Design alu16, start of the top module:
module alu16(CK, reset, start, instruction, inputR1, inputR2, outputR, busy, done);
	input [15:0] inputR1, inputR2;
	input [2:0] instruction;
	input CK, reset, start;
	output[15:0] outputR;
	output busy;
	output done;
	reg  [2:0]  op;
	reg  [15:0] out5, out6;
	reg         finL;
	wire [3:0]  busyL;
	wire [3:0]  finU;
	wire        go;
	wire  [15:0] out, out1, out2, out3, out4, and_o, or_o;
	assign go = start & ~busy;
	adder add(
		.in1(inputR1),
		.in2(inputR2),
		.go(go & (instruction == 3'b000)),
		.CK(CK),
		.reset(reset),
		.out(out),
		.busy(busyL[0]),
		.fin(finU[0])
	);
	complent com(
		.in(inputR1),
		.go(go & (instruction == 3'b001)),
		.CK(CK),
		.reset(reset),
		.out(out1),
		.busy(busyL[1]),
		.fin(finU[1])
	);
	muler mul(
		.in1(inputR1),
		.in2(inputR2),
		.go(go & (instruction == 3'b010)),
		.CK(CK),
		.reset(reset),
		.out(out2),
		.busy(busyL[2]),
		.fin(finU[2])
	);
	diver div(
		.in1(inputR1),
		.in2(inputR2),
		.go(go & ((instruction == 3'b011) | (instruction == 3'b100))),
		.CK(CK),
		.reset(reset),
		.reminder(out3),
		.quotient(out4),
		.busy(busyL[3]),
		.fin(finU[3])
	);
	and16 and1(inputR1, inputR2, and_o);
	or16 or1(inputR1, inputR2, or_o);
	mux3to8 outp(
		.in(out),
		.in1(out1),
		.in2(out2),
		.in3(out3),
		.in4(out4),
		.in5(out5),
		.in6(out6),
		.in7(16'h0000),
		.select(op),
		.out(outputR)
	);
	always @(posedge CK) begin
		if(reset) begin
			finL <= 1'b0;
		end
		else begin
			finL <= go & ((instruction == 3'b101) | (instruction == 3'b110) | (instruction == 3'b111));
			if(go) begin
				op   <= instruction;
				out5 <= and_o;
				out6 <= or_o;
			end
		end
	end
	assign busy = busyL[0] | busyL[1] | busyL[2] | busyL[3];
	assign done = finL | finU[0] | finU[1] | finU[2] | finU[3];
endmodule
clock: 3.01 ns
lec_check: 0
abc_area: 1
cap_margin: 20
core_aspect_ratio: 0.5
core_margin: 2
core_utilization: 72
cts_cluster_diameter: 232
cts_cluster_size: 95
place_density: 0.36
slew_margin: 20
run.sh (not shown) runs the stock make flow with config.mk's settings and CLKGATE_MAP_FILE=.
The first run ended with an error in clock tree synthesis (4_1_cts) (DPL-0038).
Edit:
Settings changed: ABC_AREA 1 to unset, CORE_ASPECT_RATIO 0.5 to unset, CORE_UTILIZATION 72 to 40, CTS_CLUSTER_DIAMETER 232 to unset, CTS_CLUSTER_SIZE 95 to unset, PLACE_DENSITY 0.36 to unset.
Clock period 3.01 ns to 7.37 ns, I/O delays scaled along.
What happened:
- The new run finished clean
- synthesized area went down by 6.2%
- die area went up by 67%
- synthesized cell count went down by 26%
Edit:
Settings changed: CORE_UTILIZATION 40 to 65.
Clock period 7.37 ns to 6.12 ns, I/O delays scaled along.
Result: The new run finished but fails on setup timing. Design area increases by 12%. Count of clock-buffer cells in the layout decreases by 11. Critical path depth is unchanged. Clock skew increases by 0.010 ns. Setup slack is worse by 0.88 ns. Cell count increases by 1.0%. Sequential power increases by 21%. Power increases by 40%. Area after synthesis stays the same.

* * *

== quartz ==
alu16 again, from the RTL that the note above started with.
==> flow/config.mk <==
export PLATFORM = sky130hd
export DESIGN_NAME = alu16
export DESIGN_NICKNAME = alu16
export VERILOG_FILES = /design/flow/design.v
export SDC_FILE = /design/flow/constraint.sdc
export NUM_CORES = 4
export LEC_CHECK = 0
export CAP_MARGIN = 30
export CELL_PAD_IN_SITES_DETAIL_PLACEMENT = 2
export CELL_PAD_IN_SITES_GLOBAL_PLACEMENT = 3
export CORE_MARGIN = 2
export CORE_UTILIZATION = 50
export CTS_CLUSTER_DIAMETER = 255
export CTS_CLUSTER_SIZE = 85
export HOLD_SLACK_MARGIN = 0.29
export MAX_ROUTING_LAYER = met4
export MIN_ROUTING_LAYER = met2
export SETUP_SLACK_MARGIN = -0.29
export SLEW_MARGIN = 30
export TNS_END_PERCENT = 60
==> flow/constraint.sdc <==
create_clock -name core_clock -period 5.05 [get_ports {CK}]
set_input_delay 1.0100 -clock core_clock [delete_from_list [all_inputs] [get_ports {CK}]]
set_output_delay 1.0100 -clock core_clock [all_outputs]
set_load 0.01 [all_outputs]
For quartz, the flow was terminated by a tool error in global placement without I/O and produced no final design.
Relative to quartz, the following input files were edited for tundra:
- clearing MAX_ROUTING_LAYER, which used to be met4
- clearing CTS_CLUSTER_DIAMETER, which used to be 255
- clearing CELL_PAD_IN_SITES_DETAIL_PLACEMENT, which used to be 2
- swapping 30 for 20 in SLEW_MARGIN
- swapping 50 for 40 in CORE_UTILIZATION
- clearing TNS_END_PERCENT, which used to be 60
- clearing SETUP_SLACK_MARGIN, which used to be -0.29
- swapping 30 for 20 in CAP_MARGIN
- clearing HOLD_SLACK_MARGIN, which used to be 0.29
- clearing CTS_CLUSTER_SIZE, which used to be 85
- swapping 3 for 1 in CELL_PAD_IN_SITES_GLOBAL_PLACEMENT
- swapping 5.05 for 7.5 in the clock period (ns, I/O delays scaled along)
==> comparison <==
tundra completed end to end with timing, DRC and antenna clean. Reported for tundra and quartz, cell count after synthesis turned out identical to the last digit. The die of tundra is larger than the one used in quartz. Comparing site row count for tundra and quartz, the smaller number came from quartz. From quartz to tundra, count of different cell masters after synthesis did not move at all. For chip width, dividing the value from tundra by the value from quartz gives 1.12.
## Diff of input files: zinc against tundra
- MIN_ROUTING_LAYER no longer set, was met2
- CORE_UTILIZATION now 37, was 40
- CELL_PAD_IN_SITES_GLOBAL_PLACEMENT no longer set, was 1
- the clock period (ns, I/O delays scaled along) now 7.37, was 7.5
==> comparison <==
Number of clock buffer instances in the layout (zinc vs. tundra) decreases by more than a quarter
zinc against tundra: setup slack increased by 0.19 ns relative to the old numbers; ratio of routed vias to standard cells lost 30%.
In zinc relative to tundra, via count of the first global-routing pass had gone down by more than a quarter.
Highest routing layer actually used = met5: tundra; highest routing layer actually used = met4: zinc
Diff tundra -> zinc: number of enable-type register cells in the synthesized netlist level; global-route usage moved down.
Taking tundra as the reference, in zinc via count shrank by 6323, design area shrank by about 0.9%, count of buffer and inverter cells on the critical path grew by 5, relative area of clock buffers and inverters in the final design held steady.
The following lists how delta was set up differently from zinc:
- setting ABC_AREA to 1 for the first time
- changing CORE_UTILIZATION from 37 to 58
- changing the clock period (ns, I/O delays scaled along) from 7.37 to 4.09
Notes after the runs:
delta: complete, dirty (setup timing)
zinc closes out successfully: all stages finished, all timing, DRC and antenna checks passed.
delta: met3 track demand over resource 4.7 points above zinc
Going from zinc to delta, number of tap instances shrank by more than a quarter.
delta ended up with div.m1[24] as its endpoint of the worst setup timing path; zinc ended up with div.m1[28].
Compared to zinc, delta has all-layer global routing usage 25 points higher.
On number of cells on the critical path, the higher figure sits with delta, not zinc.
The critical path class comes out reg -> reg in one run and in -> reg in the other, namely in delta and zinc respectively.
delta vs. zinc: non-clock buffer count saw an increase, share of total power in combinational logic went up by 25 points.
## Diff of input files: garnet against delta
- putting SETUP_SLACK_MARGIN at -0.13 where nothing was set
- clearing ABC_AREA, which used to be 1
- swapping 58 for 66 in CORE_UTILIZATION
- swapping 4.09 for 6.18 in the clock period (ns, I/O delays scaled along)
Findings:
In garnet the implementation ran to completion but is not tape-out ready, as the final checks report setup timing.
Going from delta to garnet, latest clock arrival within the worst-skew pair lost 0.07 ns; antenna cell count went down 4; count of buffer and inverter cells on the critical path lost 5; summed area of non-filler cells in the final layout decreased by 5900 sq um relative to the old numbers; critical path depth shrank by 9.
Looking at end point of the critical path, the div.m1[30] result is from garnet; the div.m1[24] one comes from delta.
Power is estimated from default activity; no workload was simulated.
